== amber ==
==> flow/design.v <==
`timescale 1ns / 1ps
module multiplier(    Rs, Rm, result  );
parameter N = 32; 
output wire[N-1:0] result;
input wire[N-1:0] Rs;
input wire[N-1:0] Rm;
assign result = Rm*Rs;
endmodule
`timescale 1ns / 1ps
module reg_sync(in_address_1,in_address_2,in_address_3,
						out_data_1,out_data_2,out_data_3,
						write_address_1, write_address_2,
						write_data_1, write_data_2,
						write_enable_1, write_enable_2,
						read_enable_1, read_enable_2, read_enable_3,
						rst, clk );
parameter N = 32;			  
reg [N-1:0] R [15:0];	 
input [3:0]in_address_1;
input [3:0]in_address_2;
input [3:0]in_address_3;
output reg [N-1:0]out_data_1;
output reg [N-1:0]out_data_2;
output reg [N-1:0]out_data_3;
input [3:0] write_address_1;
input[N-1:0] write_data_1;
input [3:0] write_address_2;
input[N-1:0] write_data_2;
input clk;
input rst;
input write_enable_1;
input write_enable_2;
input read_enable_1;
input read_enable_2;
input read_enable_3;
integer i;
always@(posedge clk) begin
	if (rst) begin
		for (i = 0; i < 16; i = i + 1)
			R[i] <= 0;
		out_data_1 <= 0;
		out_data_2 <= 0;
		out_data_3 <= 0;
	end else begin
		if (read_enable_1 == 1)
		out_data_1 <= R[in_address_1];
		if (read_enable_2 == 1)
		out_data_2 <= R[in_address_2];
		if (read_enable_3 == 1)
		out_data_3 <= R[in_address_3];
		if (write_enable_1 == 1) R[write_address_1] <= write_data_1;
		if (write_enable_2 == 1) R[write_address_2] <= write_data_2;
	end
end
endmodule 
`timescale 1ns / 1ps
module main_sync(clk, rst, ld_we, ld_addr, ld_data, start, a_addr, b_addr, c_addr,
		count, ready, done, result, rd_addr, rd_data);
parameter N = 32;
input clk;
input rst;
input ld_we;
input [3:0] ld_addr;
input [N-1:0] ld_data;
input start;
input [3:0] a_addr;
input [3:0] b_addr;
input [3:0] c_addr;
input [3:0] count;
output ready;
output reg done;
output [N-1:0] result;
input [3:0] rd_addr;
output [N-1:0] rd_data;
localparam IDLE = 2'd0, FIRST = 2'd1, MUL = 2'd2, WB = 2'd3;
reg [1:0] state;
reg [3:0] cnt;
reg [3:0] dst;
reg [N-1:0] reg_C;
wire [N-1:0] reg_A;
wire [N-1:0] reg_B;
wire [N-1:0] product;
wire go = (state == IDLE) && start;
reg_sync register(.in_address_1(a_addr), .in_address_2(b_addr), .in_address_3(rd_addr),
		.out_data_1(reg_A), .out_data_2(reg_B), .out_data_3(rd_data),
		.write_address_1(ld_addr), .write_address_2(dst),
		.write_data_1(ld_data), .write_data_2(reg_C),
		.write_enable_1(ld_we && (state == IDLE) && !start), .write_enable_2(state == WB),
		.read_enable_1(go), .read_enable_2(go), .read_enable_3(1'b1),
		.rst(rst), .clk(clk));
multiplier mult(.Rm(reg_A), .Rs((state == FIRST) ? reg_B : reg_C), .result(product));
assign ready = (state == IDLE);
assign result = reg_C;
always @(posedge clk) begin
	if (rst) begin
		state <= IDLE;
		cnt <= 0;
		dst <= 0;
		reg_C <= 0;
		done <= 0;
	end else begin
		done <= 0;
		case (state)
		IDLE: if (start) begin
			cnt <= count;
			dst <= c_addr;
			state <= FIRST;
		end
		FIRST: begin
			if (cnt == 0) begin
				reg_C <= reg_B;
				state <= WB;
			end else begin
				reg_C <= product;
				cnt <= cnt - 1;
				state <= (cnt == 1) ? WB : MUL;
			end
		end
		MUL: begin
			reg_C <= product;
			cnt <= cnt - 1;
			if (cnt == 1) state <= WB;
		end
		WB: begin
			state <= IDLE;
			done <= 1;
		end
		endcase
	end
end
endmodule
Settings: LEC_CHECK=0, CAP_MARGIN=20, CELL_PAD_IN_SITES_DETAIL_PLACEMENT=0, CORE_MARGIN=2, CORE_UTILIZATION=72, CTS_CLUSTER_DIAMETER=294, SETUP_SLACK_MARGIN=0.95, SLEW_MARGIN=35, TNS_END_PERCENT=90; clock period 5.3 ns.
run.sh (not shown) runs the stock make flow with config.mk's settings and CLKGATE_MAP_FILE=.
Finished, but not clean: amber, with setup timing.
## Diff of input files: violet against amber
diff --git a/flow/config.mk b/flow/config.mk
--- a/flow/config.mk
+++ b/flow/config.mk
@@ -11 +11 @@
-export CORE_UTILIZATION = 72
+export CORE_UTILIZATION = 70
@@ -12,0 +13 @@
+export PLACE_DENSITY_LB_ADDON = 0.09
==> flow/constraint.sdc <==
create_clock -name core_clock -period 6.61 [get_ports {clk}]
set_input_delay 1.3220 -clock core_clock [delete_from_list [all_inputs] [get_ports {clk}]]
set_output_delay 1.3220 -clock core_clock [all_outputs]
set_load 0.01 [all_outputs]
### Flow results
- In amber the implementation ran to completion but is not tape-out ready, as the final checks report setup timing.
- The final report for violet shows a completed flow and a layout that fails verification, specifically setup timing.
- violet improves on amber in cell area after layout.
- Number of tap cells inserted: violet vs amber up about 1%
- Worst setup slack, violet and amber, higher one = violet.
- Diff violet and amber: layout overhead on the synthesized area higher in amber
- Taking amber over violet, the maximum number of pins on one net before global-route repair ratio works out to 1.7.
Inputs modified between violet and pepper:
==> flow/config.mk <==
export PLATFORM = sky130hd
export DESIGN_NAME = main_sync
export DESIGN_NICKNAME = main_sync
export VERILOG_FILES = /design/flow/design.v
export SDC_FILE = /design/flow/constraint.sdc
export NUM_CORES = 4
export LEC_CHECK = 0
export CAP_MARGIN = 20
export CORE_MARGIN = 2
export CORE_UTILIZATION = 40
export CTS_CLUSTER_DIAMETER = 271
export SETUP_SLACK_MARGIN = -0.27
export SLEW_MARGIN = 20
==> flow/constraint.sdc <==
create_clock -name core_clock -period 10.0 [get_ports {clk}]
set_input_delay 2.0000 -clock core_clock [delete_from_list [all_inputs] [get_ports {clk}]]
set_output_delay 2.0000 -clock core_clock [all_outputs]
set_load 0.01 [all_outputs]
[summary]
pepper closes out successfully: all stages finished, all timing, DRC and antenna checks passed. When the final numbers for pepper and violet were put side by side, the global routing met3 resource utilization turned out to be smaller in pepper. pepper ends up with lower final critical-path share of the clock period than violet does. Diff violet -> pepper: fraction of area in clock buffers and inverters neither gained nor lost much; design area lost about 3.5%; detailed route wirelength on metal2 lost 0.75%. From violet to pepper, count of nets left with antenna violations after detail routing did not move at all. pepper drops fewer vias than violet. Cmp pepper and violet / first-pass GRT wire length / higher: violet.
#### Input delta (xenon over pepper)
diff --git a/flow/config.mk b/flow/config.mk
--- a/flow/config.mk
+++ b/flow/config.mk
@@ -10,3 +10 @@
-export CORE_UTILIZATION = 40
-export CTS_CLUSTER_DIAMETER = 271
-export SETUP_SLACK_MARGIN = -0.27
+export CORE_UTILIZATION = 27
==> flow/constraint.sdc <==
create_clock -name core_clock -period 12.8 [get_ports {clk}]
set_input_delay 2.5600 -clock core_clock [delete_from_list [all_inputs] [get_ports {clk}]]
set_output_delay 2.5600 -clock core_clock [all_outputs]
set_load 0.01 [all_outputs]
### Flow results
- Relative to pepper, area added between synthesis and finish increased by 2.4 points in xenon.
- Compared with pepper, in xenon die extent in y has increased; clock slew at the register clock pins of the worst setup and hold paths has remained practically unchanged.
- Cmp xenon vs pepper: length of routed met3 wiring lower in xenon
- Against pepper, routed wire length in xenon came out worse.
- Against pepper, cell area in xenon came out worse.
- Going from pepper to xenon, count of inserted antenna diode cells grows by 7.
- xenon has final period utilization below what pepper had.
- xenon went all the way through the flow, and no timing, DRC or antenna check failed.
